[flow/config.mk]
export PLATFORM = sky130hd
export DESIGN_NAME = alpacacorn
export DESIGN_NICKNAME = alpacacorn
export VERILOG_FILES = /design/flow/design.v
export SDC_FILE = /design/flow/constraint.sdc
export NUM_CORES = 4
export LEC_CHECK = 0
export CAP_MARGIN = 20
export CELL_PAD_IN_SITES_DETAIL_PLACEMENT = 1
export CORE_MARGIN = 10
export CORE_UTILIZATION = 26
export CTS_CLUSTER_DIAMETER = 197
export CTS_CLUSTER_SIZE = 68
export GPL_ROUTABILITY_DRIVEN = 0
export GPL_TIMING_DRIVEN = 0
export HOLD_SLACK_MARGIN = 0.18
export MAX_ROUTING_LAYER = met4
export SLEW_MARGIN = 5
export TNS_END_PERCENT = 60
[flow/design.v]
module ctr #(
	parameter ADR_WIDTH = 6
)(
	input wire clk_i,
	input wire rst_i,
	input wire carry_i,
	input wire [2-1:0] op_i,
	output reg [1-1:0] ctr_marmux_o,
	output reg [2-1:0] ctr_carrymux_o,
	output reg ctr_pc_reg_en_o,
	output reg ctr_a_reg_en_o,
	output reg ctr_mar_reg_en_o,
	output reg ctr_d_reg_en_o,
	output reg ctr_we_o,
	output reg [2-1:0] ctr_aluop_o
);
	localparam STATE_WIDTH = 12;
	localparam [STATE_WIDTH-1:0]
		s_fi	=	12'b000_000_000_001,
		s_rm	=	12'b000_000_000_010,
		s_nf	=	12'b000_000_000_100,
		s_nc	=	12'b000_000_001_000,
		s_af	=	12'b000_000_010_000,
		s_ac	=	12'b000_000_100_000,
		s_jc	=	12'b000_001_000_000,
		s_sw	=	12'b000_010_000_000,
		s_pm	=	12'b000_100_000_000,
		s_nw	=	12'b001_000_000_000,
		s_aw	=	12'b010_000_000_000,
		s_fw	=	12'b100_000_000_000;
	reg [STATE_WIDTH-1:0] current, next;
	always @(posedge clk_i) begin:sequential
		if (rst_i) begin
			current <= s_fi;
		end else begin
			current <= next;
		end
	end
	always @* begin:combnext
	case (current)
		s_fi:
			next = s_fw;
		s_fw:
			next = s_rm;
		s_rm:
			case (op_i)
				2'b00 : begin
					next = s_nf;
				end
				2'b01 : begin
					next = s_af;
				end
				2'b10 : begin
					next = s_sw;
				end
				2'b11 : begin
					if (carry_i) begin
						next = s_jc;
					end else begin
						next = s_fi;
					end
				end
				default:
					next = s_fi;
			endcase
		s_nf:
			next = s_nw;
                s_nw:
                        next = s_nc;
		s_nc:
			next = s_pm;
		s_af:
			next = s_aw;
                s_aw:
                        next = s_ac;
		s_ac:
			next = s_pm;
		s_jc:
			next = s_pm;
		s_sw:
			next = s_pm;
		s_pm:
			next = s_fi;
		default:
			next = s_fi;
	endcase
	end
	always @* begin:combout
	case(current)
		s_fi:
		begin
			ctr_pc_reg_en_o = 1'b1;
			ctr_marmux_o = 1'b1;
			ctr_mar_reg_en_o = 1'b0;
			ctr_aluop_o = 2'b01;
			ctr_a_reg_en_o = 1'b0;
			ctr_we_o = 1'b0;
			ctr_d_reg_en_o = 1'b0;
			ctr_carrymux_o = 2'b00;
		end
		s_fw:
		begin
			ctr_pc_reg_en_o = 1'b1;
			ctr_marmux_o = 1'b1;
			ctr_mar_reg_en_o = 1'b0;
			ctr_aluop_o = 2'b01;
			ctr_a_reg_en_o = 1'b0;
			ctr_we_o = 1'b0;
			ctr_d_reg_en_o = 1'b1;
			ctr_carrymux_o = 2'b00;
		end
		s_rm:
		begin
			ctr_pc_reg_en_o = 1'b0;
			ctr_marmux_o = 1'b0;
			ctr_mar_reg_en_o = 1'b1;
			ctr_aluop_o = 2'b01;
			ctr_a_reg_en_o = 1'b0;
			ctr_we_o = 1'b0;
			ctr_d_reg_en_o = 1'b0;
			ctr_carrymux_o = 2'b00;
		end
		s_nf:
		begin
			ctr_pc_reg_en_o = 1'b0;
			ctr_marmux_o = 1'b1;
			ctr_mar_reg_en_o = 1'b0;
			ctr_aluop_o = 2'b01;
			ctr_a_reg_en_o = 1'b0;
			ctr_we_o = 1'b0;
			ctr_d_reg_en_o = 1'b0;
			ctr_carrymux_o = 2'b00;
		end
		s_nw:
		begin
			ctr_pc_reg_en_o = 1'b0;
			ctr_marmux_o = 1'b1;
			ctr_mar_reg_en_o = 1'b0;
			ctr_aluop_o = 2'b01;
			ctr_a_reg_en_o = 1'b0;
			ctr_we_o = 1'b0;
			ctr_d_reg_en_o = 1'b1;
			ctr_carrymux_o = 2'b00;
		end
		s_nc:
		begin
			ctr_pc_reg_en_o = 1'b0;
			ctr_marmux_o = 1'b1;
			ctr_mar_reg_en_o = 1'b0;
			ctr_aluop_o = 2'b00;
			ctr_a_reg_en_o = 1'b1;
			ctr_we_o = 1'b0;
			ctr_d_reg_en_o = 1'b0;
			ctr_carrymux_o = 2'b01;
		end
		s_af:
		begin
			ctr_pc_reg_en_o = 1'b0;
			ctr_marmux_o = 1'b1;
			ctr_mar_reg_en_o = 1'b0;
			ctr_aluop_o = 2'b01;
			ctr_a_reg_en_o = 1'b0;
			ctr_we_o = 1'b0;
			ctr_d_reg_en_o = 1'b0;
			ctr_carrymux_o = 2'b00;
		end
		s_aw:
		begin
			ctr_pc_reg_en_o = 1'b0;
			ctr_marmux_o = 1'b1;
			ctr_mar_reg_en_o = 1'b0;
			ctr_aluop_o = 2'b01;
			ctr_a_reg_en_o = 1'b0;
			ctr_we_o = 1'b0;
			ctr_d_reg_en_o = 1'b1;
			ctr_carrymux_o = 2'b00;
		end
		s_ac:
		begin
			ctr_pc_reg_en_o = 1'b0;
			ctr_marmux_o = 1'b1;
			ctr_mar_reg_en_o = 1'b0;
			ctr_aluop_o = 2'b01;
			ctr_a_reg_en_o = 1'b1;
			ctr_we_o = 1'b0;
			ctr_d_reg_en_o = 1'b0;
			ctr_carrymux_o = 2'b01;
		end
		s_jc:
		begin
			ctr_pc_reg_en_o = 1'b0;
			ctr_marmux_o = 1'b1;
			ctr_mar_reg_en_o = 1'b0;
			ctr_aluop_o = 2'b01;
			ctr_a_reg_en_o = 1'b0;
			ctr_we_o = 1'b0;
			ctr_d_reg_en_o = 1'b0;
			ctr_carrymux_o = 2'b10;
		end
		s_sw:
		begin
			ctr_pc_reg_en_o = 1'b0;
			ctr_marmux_o = 1'b1;
			ctr_mar_reg_en_o = 1'b0;
			ctr_aluop_o = 2'b01;
			ctr_a_reg_en_o = 1'b0;
			ctr_we_o = 1'b1;
			ctr_d_reg_en_o = 1'b0;
			ctr_carrymux_o = 2'b00;
		end
		s_pm:
		begin
			ctr_pc_reg_en_o = 1'b0;
			ctr_marmux_o = 1'b1;
			ctr_mar_reg_en_o = 1'b1;
			ctr_aluop_o = 2'b01;
			ctr_a_reg_en_o = 1'b0;
			ctr_we_o = 1'b0;
			ctr_d_reg_en_o = 1'b0;
			ctr_carrymux_o = 2'b00;
		end
		default:
		begin
			ctr_pc_reg_en_o = 1'b0;
			ctr_marmux_o = 1'b1;
			ctr_mar_reg_en_o = 1'b1;
			ctr_aluop_o = 2'b01;
			ctr_a_reg_en_o = 1'b0;
			ctr_we_o = 1'b0;
			ctr_d_reg_en_o = 1'b0;
			ctr_carrymux_o = 2'b00;
		end
	endcase
	end
endmodule
module adr #(
	parameter ADR_WIDTH = 6
)(
	input wire clk_i,
	input wire rst_i,
	input wire [ADR_WIDTH-1:0] adr_i,
	input wire [1-1:0] ctr_marmux_i,
	input wire ctr_mar_reg_en_i,
	input wire ctr_pc_reg_en_i,
	output wire [ADR_WIDTH-1:0] adr_o
);
	reg [ADR_WIDTH-1:0] mar_reg;
	reg [ADR_WIDTH-1:0] mar_reg_next;
	reg [ADR_WIDTH-1:0] pc_reg;
	reg [ADR_WIDTH-1:0] pc_reg_next;
	always @(posedge clk_i) begin:seq
		if (rst_i) begin
			pc_reg <= 0;
			mar_reg <= 0;
		end else begin
			if (ctr_pc_reg_en_i) begin
				pc_reg <= pc_reg_next;
			end
			if (ctr_mar_reg_en_i) begin
				mar_reg <= mar_reg_next;
			end
		end
	end
	always @* begin:comb
		pc_reg_next = mar_reg + 1'd1;
		case (ctr_marmux_i)
			1'b0 : begin
				mar_reg_next = adr_i;
			end
			1'b1 : begin
				mar_reg_next = pc_reg;
			end
			default:
				mar_reg_next = pc_reg;
		endcase
	end
	assign adr_o = mar_reg;
endmodule
module dat #(
	parameter DATA_WIDTH = 8
)(
	input wire clk_i,
	input wire rst_i,
	input wire [DATA_WIDTH-1:0] data_i,
	input wire [2-1:0] ctr_aluop_i,
	input wire ctr_a_reg_en_i,
	input wire [2-1:0] ctr_carrymux_i,
	output wire carry_o,
	output wire [DATA_WIDTH-1:0] data_o
);
	reg [DATA_WIDTH-1:0] a_reg;
	reg [DATA_WIDTH-1:0] a_reg_next;
	reg carry_reg;
	reg carry_next;
	reg carry_alu;
	always @(posedge clk_i) begin:seq
		if (rst_i) begin
			a_reg <= 0;
			carry_reg <= 0;
		end else begin
			if (ctr_a_reg_en_i) begin
				a_reg <= a_reg_next;
			end
			carry_reg <= carry_next;
		end
	end
	always @* begin:comb
		case (ctr_aluop_i)
			2'b00 : begin
				{carry_alu, a_reg_next} =
					{1'b0, ~(a_reg | data_i)};
			end
			2'b01 : begin
				{carry_alu, a_reg_next} =
					a_reg + data_i;
			end
			2'b11 : begin
				{carry_alu, a_reg_next} = {1'b0, a_reg};
			end
			2'b10 : begin
				{carry_alu, a_reg_next} = {carry_reg, a_reg};
			end
			default:
				{carry_alu, a_reg_next} = {carry_reg, a_reg};
		endcase
		case (ctr_carrymux_i)
			2'b00 : begin
				carry_next = carry_reg;
			end
			2'b01 : begin
				carry_next = carry_alu;
			end
			2'b10 : begin
				carry_next = 0;
			end
			default:
				carry_next = carry_reg;
		endcase
	end
	assign data_o = a_reg;
	assign carry_o = carry_reg;
endmodule
module alpacacorn #(
	parameter ADR_WIDTH = 6,
	parameter DATA_WIDTH = 8
)(
	input wire clk_i,
	input wire rst_i,
	input wire [DATA_WIDTH-1:0] data_i,
	output wire [DATA_WIDTH-1:0] data_o,
	output wire [ADR_WIDTH-1:0] adr_o,
	output wire we_o
);
	wire carry_dat_ctr;
	wire [2-1:0] ctr_carrymux_ctr_dat;
	wire ctr_a_reg_en_ctr_dat;
	wire [1-1:0] ctr_marmux_ctr_adr;
	wire ctr_mar_reg_en_ctr_adr;
	wire ctr_pc_reg_en_ctr_adr;
	wire ctr_d_reg_en;
	wire [2-1:0] ctr_aluop_ctr_dat;
	reg [DATA_WIDTH-1:0] d_reg;
	always @(posedge clk_i) begin:seq
		if (rst_i) begin
			d_reg <= 0;
		end else begin
			if (ctr_d_reg_en) begin
				d_reg <= data_i;
			end
		end
	end
	ctr #(
		.ADR_WIDTH(ADR_WIDTH)
	) i_ctr (
		.clk_i(clk_i),
		.rst_i(rst_i),
		.carry_i(carry_dat_ctr),
		.op_i(d_reg[DATA_WIDTH-1:DATA_WIDTH-2]),
		.ctr_marmux_o(ctr_marmux_ctr_adr),
		.ctr_carrymux_o(ctr_carrymux_ctr_dat),
		.ctr_a_reg_en_o(ctr_a_reg_en_ctr_dat),
		.ctr_d_reg_en_o(ctr_d_reg_en),
		.ctr_mar_reg_en_o(ctr_mar_reg_en_ctr_adr),
		.ctr_pc_reg_en_o(ctr_pc_reg_en_ctr_adr),
		.ctr_aluop_o(ctr_aluop_ctr_dat),
		.ctr_we_o(we_o)
	);
	adr #(
		.ADR_WIDTH(ADR_WIDTH)
	) i_adr (
		.clk_i(clk_i),
		.rst_i(rst_i),
		.adr_i(d_reg[ADR_WIDTH-1:0]),
		.ctr_marmux_i(ctr_marmux_ctr_adr),
		.ctr_mar_reg_en_i(ctr_mar_reg_en_ctr_adr),
		.ctr_pc_reg_en_i(ctr_pc_reg_en_ctr_adr),
		.adr_o(adr_o)
	);
	dat #(
		.DATA_WIDTH(DATA_WIDTH)
	) i_dat (
		.clk_i(clk_i),
		.rst_i(rst_i),
		.data_i(d_reg),
		.ctr_aluop_i(ctr_aluop_ctr_dat),
		.ctr_carrymux_i(ctr_carrymux_ctr_dat),
		.ctr_a_reg_en_i(ctr_a_reg_en_ctr_dat),
		.carry_o(carry_dat_ctr),
		.data_o(data_o)
	);
endmodule
[flow/constraint.sdc]
create_clock -name core_clock -period 2.43 [get_ports {clk_i}]
set_input_delay 0.4860 -clock core_clock [delete_from_list [all_inputs] [get_ports {clk_i}]]
set_output_delay 0.4860 -clock core_clock [all_outputs]
set_load 0.01 [all_outputs]
[flow/run.sh]
#!/bin/bash
# the make line also repeats each setting of config.mk as NAME=value (left out here)
make -C /OpenROAD-flow-scripts/flow DESIGN_CONFIG=/design/flow/config.mk WORK_HOME=/design/flow/orfs CLKGATE_MAP_FILE= finish
==> results of run 1 <==
==> routing by layer <==
metal / track usage [%] / vias up
li1: - / 846
met1: 10.4 / 829
met2: 16.6 / 21
met3: 2.32 / 9
met4: 3.39 / 0
met5: - / -
==> stage by stage <==
stage | setup WS (ps) | area, um^2 | power, mW | hold slack (ps)
floorplan | 383 | 2030 | 0.817 | 382
global placement | 249 | 2400 | 0.868 | 391
detailed placement | 243 | 2400 | 0.874 | 408
CTS | 212 | 2510 | 1.46 | 423
global route | 63.5 | 2510 | 1.50 | 453
finish | 211 | 2510 | 1.44 | 425
==> cell type report <==
class                      count  area, um^2  share of cell area (%)
inverter                      19        71.3                    2.84
buffer                        10        41.3                    1.64
multi-input combinational    162        1100                    43.6
timing repair buffer          24         240                    9.56
clock buffer                   7        86.3                    3.43
tap                          102         128                    5.08
sequential                    41         821                    32.7
clock inverter                 1        30.0                    1.19
==> changes_impl.md, run 1 <==
### Implementation results

* Worst-case clock buffer depth at 2
* Vias per cell at between 4 and 5
* Clock tree sinks at 41
* I/O pins at 25
* OpenROAD warnings at 34
* DRC errors left at 0
* Biggest area cells: dfxtp_1, ha_1, mux2i_1
* Kind of start point of the critical path: register
* CTS HTree Levels at 2
* Area share of the largest cell type after synthesis at around two fifths
* Synth cell count leaders: dfxtp_1, nor2_1, a21oi_1, inv_1, ha_1
* LEAKAGE at 0.979 nW
* Top-count cell post-synth: dfxtp_1
* Site Rows at 32
* Share of synthesized cell area in full adder, half adder and majority cells at 12.1%
* Quantity of I/O buffers inserted on ports at 24
* Gate count after technology mapping at approximately 230
* Nets at 292
* Number of setup buffers added after CTS at 0
* Worst Path Class, Setup: register to register
* Maximum fanout along the worst path at 4
* Cells on worst reg2reg path at 8
* Final total negative setup slack at 0 ps
* Final wirelength at 5240 um
* Number of unique standard cell types used by synthesis at 34
* Fin crit share at approximately 91%
* Remaining antenna violation count at 0
* Sum of met2 wire segment lengths after detailed routing at 2590 um
* Final setup viols at 0
* Post-Synth Simple-Gate Area at 18.2%
* Run status: timing/DRC/antenna clean
* Endpoint kind of the worst setup timing path: register
* Combinational group power at 0.140 mW
* Switching Share at 24.0%
* Total standard cell area after synthesis at roughly 0.002 mm^2
* Fraction of registers with async set or reset after synthesis at 0%
* Final Non-Filler Cells at 366
* Hpwl dp at 3920 um
* Power dissipated in the clock network at 0.583 mW
* Multiplexer share at 7.89%
* Internal Dissipation at about 1.1 mW
* Worst hold path class: register to register
* Setup repair after global routing missed its margin: no
* Share of synthesized area occupied by flip-flops and latches at 40.4%
* Largest vdd supply drop at 0.275 mV
* Detailed-router iteration count before antenna repair at 4
* Wire length of the first global-routing pass at between 8000 and 9000 um
* Fraction of synthesized cell area in xor and xnor cells at 3.88%
* F_max at ~450 MHz
* Max power group: sequential cells
* Cell at the root of the clock tree: clkbuf_8
* Pin count of the biggest net entering global routing at 13
* Placed Cells at 358
* Cell chain of the critical path: ha_1 > inv_1 > fa_1 > and2b_1 > o2111ai_1 > and4b_1 > or3_1 > a21oi_1
* Routed length on met3 at approximately 130 um
* EDFF count, synth at 0
* Synth warn at 4
* Routed vias at 1705
* Number of antenna violations at the first check in global routing at 0
* CP Data Arrival Time at 2450 ps
* Power dissipated in sequential cells at slightly above 0.7 mW
* Worst Setup EP: i_dat.carry_reg
* Cell count in the Yosys report at between 200 and 250
* Net switching power at approximately 0.35 mW
* Cts hold-fix bufs at 0
* Avg Synthesized Cell Area at 8.75 um^2
* Crit path largest cell delay at about 400 ps
* Startpoint of the most critical register-to-register path: d_reg[0]
* Uppermost signal routing layer after detailed routing: met4
* Worst-case headroom to the max-slew limit at 39.6%
* Post-layout util at 32.9%
* Post-synthesis compound-gate area fraction at 12.0%
* Reg-to-reg setup timing slack at 210 ps
* Initial core utilization at between 20% and 30%
* Count of buffering cells on the critical path with inverters included at 1
* Maximum capacitance violations at 0
* Total power per unit cell area at 573 mW/mm^2
* Chip Width at 108 um
* Required time of the critical path at 2660 ps
* Final max-slew violation count at 0
* Number of nets at floorplan at 261
* Clock buffers created by TritonCTS at 5
* Instance count on the critical path at 8
* Worst setup path start: d_reg[0]
* Floorplan core area at 0.00765 mm^2
* Routed met1 length at approximately 2400 um
* Count of endpoints failing hold in the final timing report at 0
* Post-synth regs at 41
* Number of fill cells in the layout at 895
* P&R area growth vs syn at 23.9%
* Endpoint with the worst hold slack: i_ctr.current[0]
* Minimum period implied by the final worst setup slack at 2220 ps
* Antenna cells at 0
* Clock insertion delay at the later pin of the skew report at approximately 300 ps
* Global Route Usage Sum at 9.57%
* Average wire length per cell after detail routing at 14.3 um
* Largest family of logic cells by area: simple AND/OR/NAND/NOR gates
* Post-synth top area cell: dfxtp_1
* Post_cts resized at 0
* Clock skew after layout at 12.4 ps
* Post-synthesis chip area from yosys at 0.00203 mm^2
* Top Family by Delay on Critical Path: simple AND/OR/NAND/NOR gates
* Synth Flop Type: dfxtp_1
* Pin slew with the least headroom to its limit at about 900 ps
* Global route total overflow at 0
* R2R Path End: i_dat.carry_reg
* Slowest stage cell on the critical path: dfxtp_1
* Clock transition time at the flip-flop clock pins of the worst setup and hold paths at 90 ps
* CTS tree: yes
* Clock network fraction of design power at about two fifths
* Hold Path Stages at 2
* Vert. Die Dim at 108 um
* Worst hold start: i_ctr.current[4]
* Total die size at 0.0117 mm^2
* Part of the total power dissipated in combinational logic at just under 10%
* Power share of the sequential group at 49.8%
* Initial DRC Count at 38
* Vias in the first global route at 1833
==> inputs of run 2 (changes only) <==
- CELL_PAD_IN_SITES_DETAIL_PLACEMENT: 1 -> not set
- CORE_MARGIN: 10 -> 2
- CORE_UTILIZATION: 26 -> 53
- CTS_CLUSTER_DIAMETER: 197 -> not set
- CTS_CLUSTER_SIZE: 68 -> not set
- GPL_ROUTABILITY_DRIVEN: 0 -> not set
- GPL_TIMING_DRIVEN: 0 -> not set
- HOLD_SLACK_MARGIN: 0.18 -> 0.27
- MAX_ROUTING_LAYER: met4 -> not set
- SETUP_SLACK_MARGIN: not set -> 0.55
- SLEW_MARGIN: 5 -> 20
- TNS_END_PERCENT: 60 -> 5
- clock period: 2.43 -> 2.17 ns (I/O delays scaled with it)
==> run 2 against run 1 <==
Wire length decreased by 18%. Clock skew decreased by 5.0 ps. Utilization increased by 35 points. Via count decreased by 1.4%. First-iteration DRC count increased by 110%.
==> changes_impl.md, run 2 <==
### Implementation results

* Total standard cell area after synthesis at 0.00203 mm^2 (unchanged)
* Placed Cells at 299 (was 358)
* Final total negative setup slack at 0 ps (unchanged)
* Count of endpoints failing hold in the final timing report at 0 (unchanged)
* P&R area growth vs syn at 22.5% (was 23.9%)
* Setup repair after global routing missed its margin: yes (was no)
* Top Family by Delay on Critical Path: simple AND/OR/NAND/NOR gates (unchanged)
* Worst setup path start: i_dat.a_reg[0] (was d_reg[0])
* Clock transition time at the flip-flop clock pins of the worst setup and hold paths at 80 ps (was 90 ps)
* Clock insertion delay at the later pin of the skew report at 290 ps (was 300 ps)
* Crit path largest cell delay at 360 ps (was 400 ps)
* Clock network fraction of design power at 34.9% (was 40.5%)
* Cell at the root of the clock tree: clkbuf_8 (unchanged)
* Vias in the first global route at 1707 (was 1833)
* Multiplexer share at 7.89% (unchanged)
* Instance area after placement at 0.00235 mm^2 (was 0.00240 mm^2)
* Slowest stage cell on the critical path: dfxtp_4 (was dfxtp_1)
* Area share of the largest cell type after synthesis at 40.4% (unchanged)
* Post-synth regs at 41 (unchanged)
* Max power group: sequential cells (unchanged)
* Power share of the sequential group at 54.6% (was 49.8%)
* R2R Path End: i_dat.carry_reg (unchanged)
* Worst-case headroom to the max-slew limit at 69.2% (was 39.6%)
* Vias per cell at 5.41 (was 4.66)
* Hpwl dp at 3150 um (was 3920 um)
* Post-synth top area cell: dfxtp_1 (unchanged)
* OpenROAD warnings at 39 (was 34)
* Global route total overflow at 0 (unchanged)
* Routed vias at 1681 (was 1705)
* CP Data Arrival Time at 2150 ps (was 2450 ps)
* Avg Synthesized Cell Area at 8.75 um^2 (unchanged)
* Power Total at 1.47 mW (was 1.44 mW)
* Final Wtd Congestion at 0.826
* Final setup viols at 0 (unchanged)
* Clock buffers created by TritonCTS at 5 (unchanged)
* Largest family of logic cells by area: simple AND/OR/NAND/NOR gates (unchanged)
* Maximum capacitance violations at 0 (unchanged)
* Quantity of I/O buffers inserted on ports at 24 (unchanged)
* Combinational group power at 0.154 mW (was 0.140 mW)
* Setup WS pre-CTS at 199 ps (was 243 ps)
* Final wirelength at 4310 um (was 5240 um)
* Worst Setup EP: i_dat.carry_reg (unchanged)
* Fin crit share at 88.6% (was 91.3%)
* F_max at 520 MHz (was 451 MHz)
* CTS HTree Levels at 2 (unchanged)
* Cell count in the Yosys report at 232 (unchanged)
* Vert. Die Dim at 65.9 um (was 108 um)
* Instance count on the critical path at 8 (unchanged)
* Summed area of non-filler cells in the final layout at 0.00249 mm^2 (was 0.00251 mm^2)
* Hold Path Stages at 2 (unchanged)
* EDFF count, synth at 0 (unchanged)
* Worst hold start: i_ctr.current[4] (unchanged)
* Net switching power at 0.363 mW (was 0.345 mW)
* Worst-case clock buffer depth at 2 (unchanged)
* Endpoint kind of the worst setup timing path: register (unchanged)
* Fraction of registers with async set or reset after synthesis at 0% (unchanged)
* CTS tree: yes (unchanged)
* Clock skew after layout at 7.49 ps (was 12.4 ps)
* Pin slew with the least headroom to its limit at 458 ps (was 901 ps)
* Post-Synth Simple-Gate Area at 18.2% (unchanged)
* Detailed-router iteration count before antenna repair at 4 (unchanged)
* Power dissipated in the clock network at 0.514 mW (was 0.583 mW)
* Endpoint with the worst hold slack: i_ctr.current[0] (unchanged)
* Count of buffering cells on the critical path with inverters included at 1 (unchanged)
* Post-layout util at 67.9% (was 32.9%)
* Clock tree sinks at 41 (unchanged)
* Total power per unit cell area at 592 mW/mm^2 (was 573 mW/mm^2)
* Kind of start point of the critical path: register (unchanged)
* LEAKAGE at 0.990 nW (was 0.979 nW)
* Top-count cell post-synth: dfxtp_1 (unchanged)
* Post-synthesis chip area from yosys at 0.00203 mm^2 (unchanged)
* Floorplan core area at 0.00366 mm^2 (was 0.00765 mm^2)
* Largest vdd supply drop at 0.372 mV (was 0.275 mV)
* Switching Share at 24.6% (was 24.0%)
* Number of unique standard cell types used by synthesis at 34 (unchanged)
* Biggest area cells: dfxtp_1, ha_1, mux2i_1 (unchanged)
* Minimum period implied by the final worst setup slack at 1920 ps (was 2220 ps)
* Required time of the critical path at 2390 ps (was 2660 ps)
* Average wire length per cell after detail routing at 13.9 um (was 14.3 um)
* Total die size at 0.00434 mm^2 (was 0.0117 mm^2)
* Pin count of the biggest net entering global routing at 22 (was 13)
* Initial core utilization at 55.4% (was 26.5%)
* Power dissipated in sequential cells at 0.805 mW (was 0.717 mW)
* Gate count after technology mapping at 232 (unchanged)
* Number of antenna violations at the first check in global routing at 0 (unchanged)
* Wire length of the first global-routing pass at 7470 um (was 8680 um)
* Reg-to-reg setup timing slack at 250 ps (was 210 ps)
* Maximum fanout along the worst path at 2 (was 4)
* Share of synthesized cell area in full adder, half adder and majority cells at 12.1% (unchanged)
* Part of the total power dissipated in combinational logic at 10.5% (was 9.7%)
* Final worst-path setup slack at 248 ps (was 211 ps)
* Synth cell count leaders: dfxtp_1, nor2_1, a21oi_1, inv_1, ha_1 (unchanged)
* Initial DRC Count at 79 (was 38)
* Final Non-Filler Cells at 311 (was 366)
* Number of nets at floorplan at 261 (unchanged)
* Startpoint of the most critical register-to-register path: i_dat.a_reg[0] (was d_reg[0])
* Global Route Usage Sum at 22.5% (was 9.57%)
* I/O pins at 25 (unchanged)
* Synth Flop Type: dfxtp_1 (unchanged)
* Remaining antenna violation count at 0 (unchanged)
* Post-synthesis compound-gate area fraction at 12.0% (unchanged)
* Share of synthesized area occupied by flip-flops and latches at 40.4% (unchanged)
* Cells on worst reg2reg path at 8 (unchanged)
* Fraction of synthesized cell area in xor and xnor cells at 3.88% (unchanged)
* Internal Dissipation at 1.11 mW (was 1.10 mW)
* Worst Path Class, Setup: register to register (unchanged)
* Final hold slack at 417 ps (was 425 ps)
* DRC errors left at 0 (unchanged)
* Run status: timing/DRC/antenna clean (unchanged)
* Worst hold path class: register to register (unchanged)
* Site Rows at 22 (was 32)
* Cell chain of the critical path: ha_4 > inv_2 > fa_2 > and2b_1 > o2111ai_1 > and4b_1 > or3_1 > a21oi_1 (was ha_1 > inv_1 > fa_1 > and2b_1 > o2111ai_1 > and4b_1 > or3_1 > a21oi_1)
* Nets at 291 (was 292)
* Final max-slew violation count at 0 (unchanged)
* Chip Width at 65.9 um (was 108 um)
* Synth warn at 4 (unchanged)
* Antenna cells at 0 (unchanged)
==> run 2: repair_timing <==
item / 4_1_cts / 5_1_grt
setup buffers: 4 / 0
pin swaps: 4 / 2
resized: 2 / 3
setup endpoints to repair: 26 / 27
hold buffers: 0 / 0
==> run 2: final cells by class <==
cell class                      count  area, um^2
Clock buffer                        6        82.6
Clock inverter                      2        13.8
Fill cell                         298        1170
Inverter                           19        71.3
Multi-Input combinational cell    162        1120
Sequential cell                    41         831
Tap cell                           48        60.1
Timing Repair Buffer               33         308
==> run 2: metal layers <==
layer | up-vias | GRT usage [%] | routed length [um]
met4 | 0 | 8.33 | 61
li1 | 848 | - | -
met5 | - | 0 | 0
met1 | 791 | 26.7 | 1960
met3 | 7 | 4.60 | 179
met2 | 35 | 39.6 | 2110
==> inputs of run 3 (changes only) <==
- CELL_PAD_IN_SITES_DETAIL_PLACEMENT: not set -> 1
- CORE_ASPECT_RATIO: not set -> 0.5
- CORE_UTILIZATION: 53 -> 40
- CTS_CLUSTER_DIAMETER: not set -> 181
- CTS_CLUSTER_SIZE: not set -> 98
- HOLD_SLACK_MARGIN: 0.27 -> -0.09
- PLACE_DENSITY: not set -> 0.35
- SETUP_SLACK_MARGIN: 0.55 -> not set
- TNS_END_PERCENT: 5 -> 20
- clock period: 2.17 -> 2.5 ns (I/O delays scaled with it)
==> run 3 against run 2 <==
Still clean on timing, DRC and antenna. Power is 13% lower. Via count down 1.7%. Final cell count grew 6.4%. Non-clock buffer count is 2 lower. Hold slack improved by 27 ps. Clock skew up 1.6 ps. Sequential power fell by 13%. Clock power fell by 13%. Register-to-register slack better by 70 ps. Largest cell class unchanged.
==> changes_impl.md, run 3 <==
### Implementation results

* Run status: timing/DRC/antenna clean (unchanged)
* Quantity of I/O buffers inserted on ports at 24 (unchanged)
* Post-synth top area cell: dfxtp_1 (unchanged)
* F_max at 458 MHz (was 520 MHz)
* Cells on worst reg2reg path at 8 (unchanged)
* Power dissipated in the clock network at 0.449 mW (was 0.514 mW)
* Slowest stage cell on the critical path: dfxtp_1 (was dfxtp_4)
* Worst-case clock buffer depth at 2 (unchanged)
* Max power group: sequential cells (unchanged)
* Endpoint kind of the worst setup timing path: register (unchanged)
* Clock buffers created by TritonCTS at 5 (unchanged)
* Initial core utilization at 41.3% (was 55.4%)
* Gate count after technology mapping at 232 (unchanged)
* Worst setup path start: d_reg[0] (was i_dat.a_reg[0])
* Maximum fanout along the worst path at 4 (was 2)
* Chip Width at 105 um (was 65.9 um)
* Post-synth regs at 41 (unchanged)
* Number of antenna violations at the first check in global routing at 0 (unchanged)
* Crit path largest cell delay at 400 ps (was 360 ps)
* Switching Share at 26.9% (was 24.6%)
* Combinational group power at 0.138 mW (was 0.154 mW)
* Vert. Die Dim at 54.4 um (was 65.9 um)
* Count of buffering cells on the critical path with inverters included at 1 (unchanged)
* Top Family by Delay on Critical Path: simple AND/OR/NAND/NOR gates (unchanged)
* Part of the total power dissipated in combinational logic at 10.7% (was 10.5%)
* Remaining antenna violation count at 0 (unchanged)
* Clock skew after layout at 9.13 ps (was 7.49 ps)
* Pin count of the biggest net entering global routing at 22 (unchanged)
* Global Route Usage Sum at 19.0% (was 22.5%)
* CP Data Arrival Time at 2410 ps (was 2150 ps)
* Floorplan core area at 0.00491 mm^2 (was 0.00366 mm^2)
* Post-Synth Simple-Gate Area at 18.2% (unchanged)
* Antenna cells at 0 (unchanged)
* OpenROAD warnings at 36 (was 39)
* Biggest area cells: dfxtp_1, ha_1, mux2i_1 (unchanged)
* Startpoint of the most critical register-to-register path: d_reg[0] (was i_dat.a_reg[0])
* Clock insertion delay at the later pin of the skew report at 300 ps (was 290 ps)
* Final wirelength at 4950 um (was 4310 um)
* Cell count in the Yosys report at 232 (unchanged)
* Fraction of registers with async set or reset after synthesis at 0% (unchanged)
* Met3 track utilization from global routing at 4.52% (was 4.60%)
* Global Route met2 Usage at 32.1% (was 39.6%)
* Area share of the largest cell type after synthesis at 40.4% (unchanged)
* Power Total at 1.29 mW (was 1.47 mW)
* Multiplexer share at 7.89% (unchanged)
* Clock transition time at the flip-flop clock pins of the worst setup and hold paths at 90 ps (was 80 ps)
* Vias in the first global route at 1660 (was 1707)
* Storage element area at 821 um^2 (was 831 um^2)
* Number of nets at floorplan at 261 (unchanged)
* Largest family of logic cells by area: simple AND/OR/NAND/NOR gates (unchanged)
* Power dissipated in sequential cells at 0.699 mW (was 0.805 mW)
* Worst hold path class: register to register (unchanged)
* Share of synthesized cell area in full adder, half adder and majority cells at 12.1% (unchanged)
* Fraction of synthesized cell area in xor and xnor cells at 3.88% (unchanged)
* Endpoint with the worst hold slack: i_ctr.current[0] (unchanged)
* Kind of start point of the critical path: register (unchanged)
* Wire length of the first global-routing pass at 8220 um (was 7470 um)
* Net switching power at 0.346 mW (was 0.363 mW)
* Post-synthesis compound-gate area fraction at 12.0% (unchanged)
* Most congested layer reported by global routing: met2 (unchanged)
* Total die size at 0.00569 mm^2 (was 0.00434 mm^2)
* Site Rows at 18 (was 22)
* Area of combinational cells with multiple inputs at 0.00110 mm^2 (was 0.00112 mm^2)
* Power share of the sequential group at 54.4% (was 54.6%)
* Worst Path Class, Setup: register to register (unchanged)
* Global route total overflow at 0 (unchanged)
* Total standard cell area after synthesis at 0.00203 mm^2 (unchanged)
* CTS HTree Levels at 2 (unchanged)
* Number of fill cells in the layout at 596 (was 298)
* Initial DRC Count at 37 (was 79)
* P&R area growth vs syn at 21.1% (was 22.5%)
* Final Wtd Congestion at 0.820 (was 0.826)
* Clock network fraction of design power at 34.9% (about the same)
* Number of unique standard cell types used by synthesis at 34 (unchanged)
* Total power per unit cell area at 523 mW/mm^2 (was 592 mW/mm^2)
* Average wire length per cell after detail routing at 15.0 um (was 13.9 um)
* Pin slew with the least headroom to its limit at 468 ps (was 458 ps)
* Cts hold-fix bufs at 0 (unchanged)
* Avg Synthesized Cell Area at 8.75 um^2 (unchanged)
* Post-synthesis chip area from yosys at 0.00203 mm^2 (unchanged)
* Synth Flop Type: dfxtp_1 (unchanged)
* Cell at the root of the clock tree: clkbuf_8 (unchanged)
* CTS tree: yes (unchanged)
* Final setup viols at 0 (unchanged)
* Synth cell count leaders: dfxtp_1, nor2_1, a21oi_1, inv_1, ha_1 (unchanged)
* I/O pins at 25 (unchanged)
* Nets at 289 (was 291)
* Global routing met1 resource utilization at 25.6% (was 26.7%)
* Worst hold start: i_ctr.current[4] (unchanged)
* Final max-slew violation count at 0 (unchanged)
* Share of synthesized area occupied by flip-flops and latches at 40.4% (unchanged)
* Minimum period implied by the final worst setup slack at 2180 ps (was 1920 ps)
* Top-count cell post-synth: dfxtp_1 (unchanged)
* Largest vdd supply drop at 0.240 mV (was 0.372 mV)
* Reg-to-reg setup timing slack at 320 ps (was 250 ps)
* EDFF count, synth at 0 (unchanged)
* Cell chain of the critical path: ha_1 > inv_1 > fa_1 > and2b_1 > o2111ai_1 > and4b_1 > or3_1 > a21oi_1 (was ha_4 > inv_2 > fa_2 > and2b_1 > o2111ai_1 > and4b_1 > or3_1 > a21oi_1)
* Maximum capacitance violations at 0 (unchanged)
* Synth warn at 4 (unchanged)
* Hold Path Stages at 2 (unchanged)
* Clock tree sinks at 41 (unchanged)
* Fin crit share at 87.4% (was 88.6%)
* Required time of the critical path at 2720 ps (was 2390 ps)
* Number of setup buffers added after CTS at 0 (was 4)
* Count of endpoints failing hold in the final timing report at 0 (unchanged)
* Vias per cell at 4.99 (was 5.41)
* R2R Path End: i_dat.carry_reg (unchanged)
* Detailed-router iteration count before antenna repair at 4 (unchanged)
* Instance count on the critical path at 8 (unchanged)
* LEAKAGE at 0.977 nW (was 0.990 nW)
* Internal Dissipation at 0.941 mW (was 1.11 mW)
* Final total negative setup slack at 0 ps (unchanged)
* Worst-case headroom to the max-slew limit at 68.5% (was 69.2%)
* Worst Setup EP: i_dat.carry_reg (unchanged)
* Hpwl dp at 3760 um (was 3150 um)
* Setup repair after global routing missed its margin: no (was yes)
* Routed vias at 1652 (was 1681)
* Post_cts resized at 0 (was 2)
* DRC errors left at 0 (unchanged)
run 3: through the flow:
| stage | setup slack [ps] | util (%) | cell area [um^2] | hold slack (ps) | std cells |
|---|---|---|---|---|---|
| after global routing | 188 | 50.1 | 2460 | 490 | 331 |
| after detailed placement | 370 | 48.2 | 2370 | 443 | 323 |
| final | 316 | 50.1 | 2460 | 444 | 331 |
| after CTS | 326 | 50.1 | 2460 | 454 | 331 |
| after global placement | 425 | 48.2 | 2370 | 426 | 323 |
| after floorplan | 453 | - | 2030 | 382 | 232 |
run 3: cell type report:
| class | instances | share of cell area (%) |
|---|---|---|
| Sequential cell | 41 | 33.4 |
| Clock buffer | 5 | 2.80 |
| Inverter | 19 | 2.90 |
| Multi-Input combinational cell | 162 | 44.6 |
| Timing Repair Buffer | 31 | 11.9 |
| Tap cell | 70 | 3.56 |
| Clock inverter | 3 | 0.865 |
run 3: per-layer routing:
layer	part of all wire, %	wire, um	vias up
met5	0	0	-
met4	0.081	4	0
met3	3.2	156	2
met2	43	2110	24
met1	54	2680	786
li1	-	-	840
==> inputs of run 4 (changes only) <==
- ABC_AREA: not set -> 1
- CAP_MARGIN: 20 -> 40
- CELL_PAD_IN_SITES_GLOBAL_PLACEMENT: not set -> 2
- CORE_ASPECT_RATIO: 0.5 -> 0.79
- CORE_UTILIZATION: 40 -> 55
- CTS_CLUSTER_DIAMETER: 181 -> 384
- CTS_CLUSTER_SIZE: 98 -> 41
- GPL_ROUTABILITY_DRIVEN: not set -> 0
- HOLD_SLACK_MARGIN: -0.09 -> not set
- PLACE_DENSITY: 0.35 -> 0.47
- SETUP_SLACK_MARGIN: not set -> 0.11
- SLEW_MARGIN: 20 -> 5
- TNS_END_PERCENT: 20 -> not set
- clock period: 2.5 -> 2.63 ns (I/O delays scaled with it)
==> run 4 against run 3 <==
Synthesized area is 4.3% higher. Synthesized cell count is 22% higher. Die area is 23% lower. The run now fails in global placement without I/O (3_1_place_gp_skip_io).
==> changes_impl.md, run 4 <==
### Implementation results

* Post-synthesis chip area from yosys at 0.00212 mm^2 (was 0.00203 mm^2)
* Post-synth regs at 41 (unchanged)
* Total standard cell area after synthesis at 0.00212 mm^2 (was 0.00203 mm^2)
* Synth warn at 4 (unchanged)
* Last step reached: global placement without I/O (3_1_place_gp_skip_io)
* Fraction of synthesized cell area in xor and xnor cells at 1.66% (was 3.88%)
* Fraction of registers with async set or reset after synthesis at 0% (unchanged)
* Post-synthesis compound-gate area fraction at 16.9% (was 12.0%)
* Run status: aborted with a tool error (was timing/DRC/antenna clean)
* Cell count in the Yosys report at 282 (was 232)
* Floorplan core area at 0.00378 mm^2 (was 0.00491 mm^2)
* Avg Synthesized Cell Area at 7.50 um^2 (was 8.75 um^2)
* Post-synth top area cell: dfxtp_1 (unchanged)
* Top-count cell post-synth: inv_1 (was dfxtp_1)
* Site Rows at 20 (was 18)
* Biggest area cells: dfxtp_1, ha_1, inv_1 (was dfxtp_1, ha_1, mux2i_1)
* Synth cell count leaders: inv_1, dfxtp_1, nand2_1, o21ai_0, a21oi_1 (was dfxtp_1, nor2_1, a21oi_1, inv_1, ha_1)
* Number of nets at floorplan at 311 (was 261)
* Multiplexer share at 0% (was 7.89%)
* Synth Flop Type: dfxtp_1 (unchanged)
* EDFF count, synth at 0 (unchanged)
* Gate count after technology mapping at 282 (was 232)
* Largest family of logic cells by area: simple AND/OR/NAND/NOR gates (unchanged)
* Share of synthesized cell area in full adder, half adder and majority cells at 11.6% (was 12.1%)
* Initial core utilization at 56.0% (was 41.3%)
* Post-Synth Simple-Gate Area at 19.7% (was 18.2%)
* Total die size at 0.00436 mm^2 (was 0.00569 mm^2)
* Log Error: [ERROR GPL-0301] Utilization 106.821 % exceeds 100%.
* Area share of the largest cell type after synthesis at 38.8% (was 40.4%)
* Share of synthesized area occupied by flip-flops and latches at 38.8% (was 40.4%)
* Vert. Die Dim at 59.1 um (was 54.4 um)
* Number of unique standard cell types used by synthesis at 35 (was 34)
* Chip Width at 73.8 um (was 105 um)
==> inputs of run 5 (changes only) <==
- ABC_AREA: 1 -> 0
- CAP_MARGIN: 40 -> 20
- CELL_PAD_IN_SITES_DETAIL_PLACEMENT: 1 -> 0
- CELL_PAD_IN_SITES_GLOBAL_PLACEMENT: 2 -> not set
- CORE_ASPECT_RATIO: 0.79 -> not set
- CORE_UTILIZATION: 55 -> 61
- CTS_CLUSTER_DIAMETER: 384 -> 29
- CTS_CLUSTER_SIZE: 41 -> not set
- GPL_ROUTABILITY_DRIVEN: 0 -> not set
- MAX_ROUTING_LAYER: not set -> met4
- PLACE_DENSITY: 0.47 -> 0.54
- SETUP_SLACK_MARGIN: 0.11 -> 0.55
- SLEW_MARGIN: 5 -> 20
- clock period: 2.63 -> 1.85 ns (I/O delays scaled with it)
==> run 5 against run 4 <==
The flow stops in global routing (5_1_grt). Synthesized cell count fell by 18%. Synthesized area is 4.1% lower. Die area fell by 13%.
==> changes_impl.md, run 5 <==
### Implementation results

* Post-synthesis compound-gate area fraction at 12.0% (was 16.9%)
* Largest family of logic cells by area: simple AND/OR/NAND/NOR gates (unchanged)
* Post-synthesis chip area from yosys at 0.00203 mm^2 (was 0.00212 mm^2)
* Cell count in the Yosys report at 232 (was 282)
* Quantity of I/O buffers inserted on ports at 24
* Fraction of registers with async set or reset after synthesis at 0% (unchanged)
* Run status: aborted with a tool error (unchanged)
* Clock tree sinks at 41
* CTS HTree Levels at 2
* Clock buffers created by TritonCTS at 5
* Synth warn at 4 (unchanged)
* Cell at the root of the clock tree: clkbuf_4
* Biggest area cells: dfxtp_1, ha_1, mux2i_1 (was dfxtp_1, ha_1, inv_1)
* Post-Synth Simple-Gate Area at 18.2% (was 19.7%)
* Last step reached: global routing (5_1_grt) (was global placement without I/O (3_1_place_gp_skip_io))
* Chip Width at 61.7 um (was 73.8 um)
* Top-count cell post-synth: dfxtp_1 (was inv_1)
* Avg Synthesized Cell Area at 8.75 um^2 (was 7.50 um^2)
* Post-synth top area cell: dfxtp_1 (unchanged)
* Multiplexer share at 7.89% (was 0%)
* Number of nets at floorplan at 261 (was 311)
* Total standard cell area after synthesis at 0.00203 mm^2 (was 0.00212 mm^2)
* Final Wtd Congestion at 0.912
* Floorplan core area at 0.00310 mm^2 (was 0.00378 mm^2)
* Area share of the largest cell type after synthesis at 40.4% (was 38.8%)
* Synth Flop Type: dfxtp_1 (unchanged)
* Worst-case clock buffer depth at 2
* Share of synthesized cell area in full adder, half adder and majority cells at 12.1% (was 11.6%)
* Total die size at 0.00380 mm^2 (was 0.00436 mm^2)
* I/O pins at 25
* Share of synthesized area occupied by flip-flops and latches at 40.4% (was 38.8%)
* EDFF count, synth at 0 (unchanged)
* Hpwl dp at 3510 um
* Vert. Die Dim at 61.7 um (was 59.1 um)
* Fraction of synthesized cell area in xor and xnor cells at 3.88% (was 1.66%)
* Gate count after technology mapping at 232 (was 282)
* Post-synth regs at 41 (unchanged)
* Initial core utilization at 65.4% (was 56.0%)
* Site Rows at 20 (unchanged)
* Synth cell count leaders: dfxtp_1, nor2_1, a21oi_1, inv_1, ha_1 (was inv_1, dfxtp_1, nand2_1, o21ai_0, a21oi_1)
* Number of unique standard cell types used by synthesis at 34 (was 35)
[run 5: repair_timing]
action                                  in CTS
endpoints found under the setup margin      29
buffers inserted                            18
gates cloned                                 1
pin swaps                                   39
resized                                    120
hold buffers                                 0
[run 5: through the flow]
step | setup WS, ps | area (um^2) | cells | power [mW] | util (%)
4_1_cts | -96.2 | 2860 | 331 | 1.80 | 92.3
2_1_floorplan | -0.585 | 2080 | 232 | 1.08 | -
3_5_place_dp | -63.8 | 2440 | 304 | 1.16 | 78.8
3_3_place_gp | -2.05 | 2440 | 304 | 1.15 | 78.8
==> inputs of run 6 (changes only) <==
- CELL_PAD_IN_SITES_DETAIL_PLACEMENT: 0 -> not set
- CORE_UTILIZATION: 61 -> 71
- CTS_CLUSTER_DIAMETER: 29 -> 200
- CTS_CLUSTER_SIZE: not set -> 19
- MAX_ROUTING_LAYER: met4 -> not set
- PLACE_DENSITY: 0.54 -> not set
- SETUP_SLACK_MARGIN: 0.55 -> 0.35
- clock period: 1.85 -> 1.2 ns (I/O delays scaled with it)
==> run 6 against run 5 <==
The run fails in detailed placement (3_5_place_dp). Synthesized cell count stayed put. Die area decreased by 13%. Synthesized area is the same.
==> changes_impl.md, run 6 <==
### Implementation results

* Run status: aborted with a tool error (unchanged)
* Last step reached: detailed placement (3_5_place_dp) (was global routing (5_1_grt))
* Log Error: [ERROR DPL-0038] Utilization greater than 100%, impossible to legalize
* Top-count cell post-synth: dfxtp_1 (unchanged)
* Synth cell count leaders: dfxtp_1, nor2_1, a21oi_1, inv_1, ha_1 (unchanged)
* Chip Width at 57.5 um (was 61.7 um)
* Share of synthesized cell area in full adder, half adder and majority cells at 12.1% (unchanged)
* Share of synthesized area occupied by flip-flops and latches at 40.4% (unchanged)
* Total standard cell area after synthesis at 0.00203 mm^2 (unchanged)
* EDFF count, synth at 0 (unchanged)
* Avg Synthesized Cell Area at 8.75 um^2 (unchanged)
* Post-synthesis compound-gate area fraction at 12.0% (unchanged)
* Site Rows at 19 (was 20)
* Synth warn at 4 (unchanged)
* Area share of the largest cell type after synthesis at 40.4% (unchanged)
* Number of nets at floorplan at 261 (unchanged)
* Biggest area cells: dfxtp_1, ha_1, mux2i_1 (unchanged)
* Quantity of I/O buffers inserted on ports at 24 (unchanged)
* Post-Synth Simple-Gate Area at 18.2% (unchanged)
* Fraction of registers with async set or reset after synthesis at 0% (unchanged)
* Gate count after technology mapping at 232 (unchanged)
* Floorplan core area at 0.00273 mm^2 (was 0.00310 mm^2)
* Final Wtd Congestion at 0.895 (was 0.912)
* Number of unique standard cell types used by synthesis at 34 (unchanged)
* Post-synth top area cell: dfxtp_1 (unchanged)
* Post-synthesis chip area from yosys at 0.00203 mm^2 (unchanged)
* Largest family of logic cells by area: simple AND/OR/NAND/NOR gates (unchanged)
* I/O pins at 25 (unchanged)
* Post-synth regs at 41 (unchanged)
* Total die size at 0.00330 mm^2 (was 0.00380 mm^2)
* Fraction of synthesized cell area in xor and xnor cells at 3.88% (unchanged)
* Initial core utilization at 74.2% (was 65.4%)
* Cell count in the Yosys report at 232 (unchanged)
* Synth Flop Type: dfxtp_1 (unchanged)
* Multiplexer share at 7.89% (unchanged)
* Vert. Die Dim at 57.5 um (was 61.7 um)
-- run 6: metrics by stage --
| step | cells | worst slack (ps) | cell area (um^2) | setup TNS [ps] |
|---|---|---|---|---|
| 2_1_floorplan | 232 | -650 | 2220 | -2940 |
| 3_3_place_gp | 316 | -654 | 2740 | -5510 |
==> inputs of run 7 (changes only) <==
- ABC_AREA: 0 -> 1
- CELL_PAD_IN_SITES_DETAIL_PLACEMENT: not set -> 1
- CELL_PAD_IN_SITES_GLOBAL_PLACEMENT: not set -> 2
- CORE_ASPECT_RATIO: not set -> 0.5
- CORE_UTILIZATION: 71 -> 40
- CTS_CLUSTER_DIAMETER: 200 -> 378
- CTS_CLUSTER_SIZE: 19 -> 100
- HOLD_SLACK_MARGIN: not set -> -0.09
- SETUP_SLACK_MARGIN: 0.35 -> not set
- TNS_END_PERCENT: not set -> 20
- clock period: 1.2 -> 2.5 ns (I/O delays scaled with it)
==> run 7 against run 6 <==
Synthesized area up 4.3%. Synthesized cell count up 22%. The run now finishes clean. Die area up 79%.
==> changes_impl.md, run 7 <==
### Implementation results

* Final max-slew violation count at 0
* Net switching power at 0.382 mW
* Total standard cell area after synthesis at 0.00212 mm^2 (was 0.00203 mm^2)
* Required time of the critical path at roughly 2000 ps
* Clock transition time at the flip-flop clock pins of the worst setup and hold paths at 90 ps
* DRC errors left at 0
* Clock skew after layout at 4.11 ps
* Top Family by Delay on Critical Path: buffers and inverters
* EDFF count, synth at 0 (unchanged)
* Hold Path Stages at 2
* Maximum fanout along the worst path at 5
* Setup repair after global routing missed its margin: no
* Fraction of synthesized cell area in xor and xnor cells at 1.66% (was 3.88%)
* Crit path largest cell delay at between 500 and 600 ps
* Cts hold-fix bufs at 0
* Number of nets at floorplan at 311 (was 261)
* Power dissipated in sequential cells at 0.718 mW
* Power Total at between 1 and 1.5 mW
* Synth warn at 4 (unchanged)
* Combinational group power at approximately 0.19 mW
* P&R area growth vs syn at 19.7%
* Post-Synth Simple-Gate Area at 19.7% (was 18.2%)
* Average wire length per cell after detail routing at around 15 um
* Post-synthesis compound-gate area fraction at 16.9% (was 12.0%)
* Worst hold path class: register to register
* Fraction of registers with async set or reset after synthesis at 0% (unchanged)
* Clock network fraction of design power at 37.5%
* Cells on worst reg2reg path at 8
* Cell count in the Yosys report at 282 (was 232)
* CP Data Arrival Time at 1300 ps
* Clock insertion delay at the later pin of the skew report at 290 ps
* Multiplexer share at 0% (was 7.89%)
* Number of setup buffers added after CTS at 0
* Power share of the sequential group at 49.5%
* Top-count cell post-synth: inv_1 (was dfxtp_1)
* Worst-case headroom to the max-slew limit at 65.9%
* Vias in the first global route at 1928
* Startpoint of the most critical register-to-register path: d_reg[3]
* Minimum period implied by the final worst setup slack at 1800 ps
* Final setup viols at 0
* CTS HTree Levels at 2
* Post-synth top area cell: dfxtp_1 (unchanged)
* Kind of start point of the critical path: register
* Internal Dissipation at around 1.1 mW
* R2R Path End: i_dat.a_reg[4]
* Hpwl dp at about 4300 um
* Share of synthesized cell area in full adder, half adder and majority cells at 11.6% (was 12.1%)
* Worst Setup EP: adr_o[2]
* Power dissipated in the clock network at between 0.5 and 0.6 mW
* Final Wtd Congestion at 0.768 (was 0.895)
* Instance area after placement at about 0.0024 mm^2
* Initial DRC Count at 63
* Synth Flop Type: dfxtp_1 (unchanged)
* Final hold slack at 433 ps
* Endpoint kind of the worst setup timing path: output port
* Post-synthesis chip area from yosys at 0.00212 mm^2 (was 0.00203 mm^2)
* Area share of the largest cell type after synthesis at 38.8% (was 40.4%)
* Biggest area cells: dfxtp_1, ha_1, inv_1 (was dfxtp_1, ha_1, mux2i_1)
* Clock tree sinks at 41
* Initial core utilization at 42.3% (was 74.2%)
* Endpoint with the worst hold slack: i_ctr.current[7]
* Post-layout util at 50.7%
* Nets at 337
* F_max at 557 MHz
* Largest family of logic cells by area: simple AND/OR/NAND/NOR gates (unchanged)
* Detailed-router iteration count before antenna repair at 4
* Number of unique standard cell types used by synthesis at 35 (was 34)
* Avg Synthesized Cell Area at 7.50 um^2 (was 8.75 um^2)
* Switching Share at 26.3%
* Vert. Die Dim at 55.4 um (was 57.5 um)
* Share of synthesized area occupied by flip-flops and latches at 38.8% (was 40.4%)
* Count of buffering cells on the critical path with inverters included at 1
* Max power group: sequential cells
* Final total negative setup slack at 0 ps
* Instance count on the critical path at 1
* Largest vdd supply drop at 0.272 mV
* Quantity of I/O buffers inserted on ports at 24 (unchanged)
* Number of antenna violations at the first check in global routing at 0
* LEAKAGE at 1.10 nW
* Floorplan core area at 0.00500 mm^2 (was 0.00273 mm^2)
* Worst hold start: i_ctr.current[2]
* Remaining antenna violation count at 0
* Vias per cell at 4.89
* Global route total overflow at 0
* Site Rows at 18 (was 19)
* Final wirelength at 5540 um
* Reg-to-reg setup timing slack at 740 ps
* Fin crit share at 71.9%
* Post-synth regs at 41 (unchanged)
* Antenna cells at 0
* Total power per unit cell area at 573 mW/mm^2
* Summed area of non-filler cells in the final layout at roughly 0.0025 mm^2
* Global Route Usage Sum at 20.0%
* Synth cell count leaders: inv_1, dfxtp_1, nand2_1, o21ai_0, a21oi_1 (was dfxtp_1, nor2_1, a21oi_1, inv_1, ha_1)
* Pin count of the biggest net entering global routing at 24
* CTS tree: yes
* Gate count after technology mapping at 282 (was 232)
* Chip Width at 107 um (was 57.5 um)
* Cell at the root of the clock tree: clkbuf_8
* Worst-case clock buffer depth at 2
* Worst Path Class, Setup: register to output port
* Routed vias at 1854
* Cell chain of the critical path: clkdlybuf4s50_1
* OpenROAD warnings at 36
* Wire length of the first global-routing pass at 9320 um
* Part of the total power dissipated in combinational logic at between 10% and 20%
* Post_cts resized at 0
* Run status: timing/DRC/antenna clean (was aborted with a tool error)
* Total die size at 0.00592 mm^2 (was 0.00330 mm^2)
* Maximum capacitance violations at 0
* Count of endpoints failing hold in the final timing report at 0
* Slowest stage cell on the critical path: clkdlybuf4s50_1
* Worst setup path start: i_adr.mar_reg[2]
* Pin slew with the least headroom to its limit at 510 ps
* Clock buffers created by TritonCTS at 5
* I/O pins at 25 (unchanged)
-- run 7: final cells by class --
class / instances / area (um^2)
Clock inverter: 2 / 38.8
Timing Repair Buffer: 26 / 255
Inverter: 52 / 203
Multi-Input combinational cell: 182 / 1050
Tap cell: 70 / 87.6
Clock buffer: 6 / 72.6
Sequential cell: 41 / 821
Fill cell: 641 / 2470
-- run 7: through the flow --
stage	cells	setup WS, ps
2_1_floorplan	282	909
3_3_place_gp	371	823
3_5_place_dp	371	723
4_1_cts	379	684
5_1_grt	379	560
6_report	379	703
-- run 7: metal layers --
metal	part of all wire (%)	track usage [%]	vias to the layer above
met5	0	0	-
met4	0.31	2.97	0
met3	3.1	4.01	2
met2	43	32.1	21
met1	54	28.5	880
li1	-	-	951
==> inputs of run 8 (changes only) <==
- ABC_AREA: 1 -> not set
- CELL_PAD_IN_SITES_GLOBAL_PLACEMENT: 2 -> not set
- CORE_UTILIZATION: 40 -> 57
- CTS_CLUSTER_DIAMETER: 378 -> 224
- HOLD_SLACK_MARGIN: -0.09 -> 0.29
==> run 8 against run 7 <==
Clock power shrank 13%. Wire length grew 40%. Via count grew 5.3%. Synthesized area shrank 4.1%. Clock skew grew 5.0 ps. Non-clock buffer count grew 2. Die area shrank 31%. Worst setup slack lost 650 ps. Largest cell class unchanged.
==> changes_impl.md, run 8 <==
### Implementation results

* Met3 track utilization from global routing at 12.5% (was 4.01%)
* Reg-to-reg setup timing slack at 50 ps (was 740 ps)
* Final max-slew violation count at 0 (unchanged)
* Synth Flop Type: dfxtp_1 (unchanged)
* Clock buffers created by TritonCTS at 5 (unchanged)
* I/O pins at 25 (unchanged)
* DRC errors left at 0 (unchanged)
* Kind of start point of the critical path: register (unchanged)
* Combinational group power at 0.154 mW (was 0.189 mW)
* Routed vias at 1952 (was 1854)
* Instance count on the critical path at 8 (was 1)
* Count of endpoints failing hold in the final timing report at 0 (unchanged)
* Post-synthesis compound-gate area fraction at 12.0% (was 16.9%)
* Cell count in the Yosys report at 232 (was 282)
* Worst Setup EP: i_dat.carry_reg (was adr_o[2])
* Multiplexer share at 7.89% (was 0%)
* Area share of the largest cell type after synthesis at 40.4% (was 38.8%)
* Instance area after placement at 0.00233 mm^2 (was 0.00242 mm^2)
* Minimum period implied by the final worst setup slack at 2450 ps (was 1800 ps)
* Vert. Die Dim at 46.2 um (was 55.4 um)
* EDFF count, synth at 0 (unchanged)
* Area of combinational cells with multiple inputs at 0.00110 mm^2 (was 0.00105 mm^2)
* Nets at 286 (was 337)
* CTS HTree Levels at 2 (unchanged)
* Number of fill cells in the layout at 389 (was 641)
* Final wirelength at 7760 um (was 5540 um)
* Worst setup path start: i_dat.a_reg[0] (was i_adr.mar_reg[2])
* Worst hold path class: register to register (unchanged)
* Hpwl dp at 4560 um (was 4300 um)
* Switching Share at 29.4% (was 26.3%)
* Clock tree sinks at 41 (unchanged)
* Global routing met1 resource utilization at 45.7% (was 28.5%)
* Clock skew after layout at 9.14 ps (was 4.11 ps)
* Clock network fraction of design power at 35.4% (was 37.5%)
* Startpoint of the most critical register-to-register path: i_dat.a_reg[0] (was d_reg[3])
* Final Non-Filler Cells at 309 (was 379)
* Fraction of synthesized cell area in xor and xnor cells at 3.88% (was 1.66%)
* Post_cts resized at 0 (unchanged)
* Hold Path Stages at 1 (was 2)
* Global Route met2 Usage at 72.6% (was 32.1%)
* Synth cell count leaders: dfxtp_1, nor2_1, a21oi_1, inv_1, ha_1 (was inv_1, dfxtp_1, nand2_1, o21ai_0, a21oi_1)
* LEAKAGE at 0.967 nW (was 1.10 nW)
* Post-synthesis chip area from yosys at 0.00203 mm^2 (was 0.00212 mm^2)
* Chip Width at 88.4 um (was 107 um)
* Required time of the critical path at 2720 ps (was 2000 ps)
* Pin count of the biggest net entering global routing at 31 (was 24)
* Crit path largest cell delay at 430 ps (was 570 ps)
* Max power group: sequential cells (unchanged)
* Final hold slack at 502 ps (was 433 ps)
* CTS tree: yes (unchanged)
* Worst-case clock buffer depth at 2 (unchanged)
* OpenROAD warnings at 38 (was 36)
* Final setup viols at 0 (unchanged)
* Post-synth regs at 41 (unchanged)
* Fraction of registers with async set or reset after synthesis at 0% (unchanged)
* F_max at 409 MHz (was 557 MHz)
* Final Wtd Congestion at 0.797 (was 0.768)
* Worst Path Class, Setup: register to register (was register to output port)
* Largest family of logic cells by area: simple AND/OR/NAND/NOR gates (unchanged)
* Top Family by Delay on Critical Path: simple AND/OR/NAND/NOR gates (was buffers and inverters)
* Post-layout util at 71.0% (was 50.7%)
* Gate count after technology mapping at 232 (was 282)
* Total power per unit cell area at 550 mW/mm^2 (was 573 mW/mm^2)
* Power share of the sequential group at 53.1% (was 49.5%)
* Pin slew with the least headroom to its limit at 930 ps (was 510 ps)
* Cts hold-fix bufs at 0 (unchanged)
* Part of the total power dissipated in combinational logic at 11.6% (was 13.0%)
* Number of antenna violations at the first check in global routing at 0 (unchanged)
* Detailed-router iteration count before antenna repair at 5 (was 4)
* Cell at the root of the clock tree: clkbuf_8 (unchanged)
* Final worst-path setup slack at 52.2 ps (was 703 ps)
* Vias in the first global route at 2098 (was 1928)
* Power dissipated in the clock network at 0.471 mW (was 0.543 mW)
* Global Route Usage Sum at 41.1% (was 20.0%)
* Internal Dissipation at 0.942 mW (was 1.07 mW)
* Floorplan core area at 0.00342 mm^2 (was 0.00500 mm^2)
* Post-Synth Simple-Gate Area at 18.2% (was 19.7%)
* Clock transition time at the flip-flop clock pins of the worst setup and hold paths at 100 ps (was 90 ps)
* Number of unique standard cell types used by synthesis at 34 (was 35)
* Endpoint with the worst hold slack: i_ctr.current[1] (was i_ctr.current[7])
* Setup repair after global routing missed its margin: no (unchanged)
* Cells on worst reg2reg path at 8 (unchanged)
* Site Rows at 15 (was 18)
* Maximum fanout along the worst path at 4 (was 5)
* Run status: timing/DRC/antenna clean (unchanged)
* Storage element area at 821 um^2 (unchanged)
* Average wire length per cell after detail routing at 25.1 um (was 14.6 um)
* Initial core utilization at 59.4% (was 42.3%)
* Power dissipated in sequential cells at 0.708 mW (was 0.718 mW)
* Top-count cell post-synth: dfxtp_1 (was inv_1)
* Slowest stage cell on the critical path: fa_1 (was clkdlybuf4s50_1)
* Initial DRC Count at 156 (was 63)
* Cell chain of the critical path: ha_1 > inv_1 > fa_1 > and2b_1 > o2111ai_1 > and4b_1 > or3_1 > a21oi_1 (was clkdlybuf4s50_1)
* Post-synth top area cell: dfxtp_1 (unchanged)
* Count of buffering cells on the critical path with inverters included at 1 (unchanged)
* Maximum capacitance violations at 0 (unchanged)
* Final total negative setup slack at 0 ps (unchanged)
* Wire length of the first global-routing pass at 11600 um (was 9320 um)
* Fin crit share at 97.9% (was 71.9%)
* Largest vdd supply drop at 0.384 mV (was 0.272 mV)
* Total standard cell area after synthesis at 0.00203 mm^2 (was 0.00212 mm^2)
* Setup WS pre-CTS at 229 ps (was 723 ps)
* Antenna cells at 0 (unchanged)
* Endpoint kind of the worst setup timing path: register (was output port)
* Placed Cells at 301 (was 371)
* Clock insertion delay at the later pin of the skew report at 310 ps (was 290 ps)
* Share of synthesized cell area in full adder, half adder and majority cells at 12.1% (was 11.6%)
* Biggest area cells: dfxtp_1, ha_1, mux2i_1 (was dfxtp_1, ha_1, inv_1)
* Most congested layer reported by global routing: met2 (unchanged)
* Quantity of I/O buffers inserted on ports at 24 (unchanged)
* Share of synthesized area occupied by flip-flops and latches at 40.4% (was 38.8%)
* Remaining antenna violation count at 0 (unchanged)
* Worst-case headroom to the max-slew limit at 37.7% (was 65.9%)
* P&R area growth vs syn at 19.5% (was 19.7%)
* Vias per cell at 6.32 (was 4.89)
* Net switching power at 0.392 mW (was 0.382 mW)
* Synth warn at 4 (unchanged)
* Number of setup buffers added after CTS at 0 (unchanged)
* Global route total overflow at 0 (unchanged)
* Worst hold start: i_ctr.current[0] (was i_ctr.current[2])
* Summed area of non-filler cells in the final layout at 0.00242 mm^2 (was 0.00253 mm^2)
* R2R Path End: i_dat.carry_reg (was i_dat.a_reg[4])
* CP Data Arrival Time at 2670 ps (was 1300 ps)
* Avg Synthesized Cell Area at 8.75 um^2 (was 7.50 um^2)
* Power Total at 1.33 mW (was 1.45 mW)
* Number of nets at floorplan at 261 (was 311)
* Total die size at 0.00408 mm^2 (was 0.00592 mm^2)
==> run 8: layout make-up <==
cell class                      instances  share of cell area, %
Timing Repair Buffer                   28                   11.7
Clock buffer                            5                   2.84
Tap cell                               51                   2.63
Multi-Input combinational cell        162                   45.2
Clock inverter                          3                  0.877
Sequential cell                        41                   33.8
Inverter                               19                   2.94
==> run 8: per-layer routing <==
layer	up-vias	part of all wire [%]
met3	42	7.3
met1	943	40
met2	125	48
met5	-	0
li1	842	-
met4	0	4.9
No activity file was given, so power comes from the tool's default toggle rates.
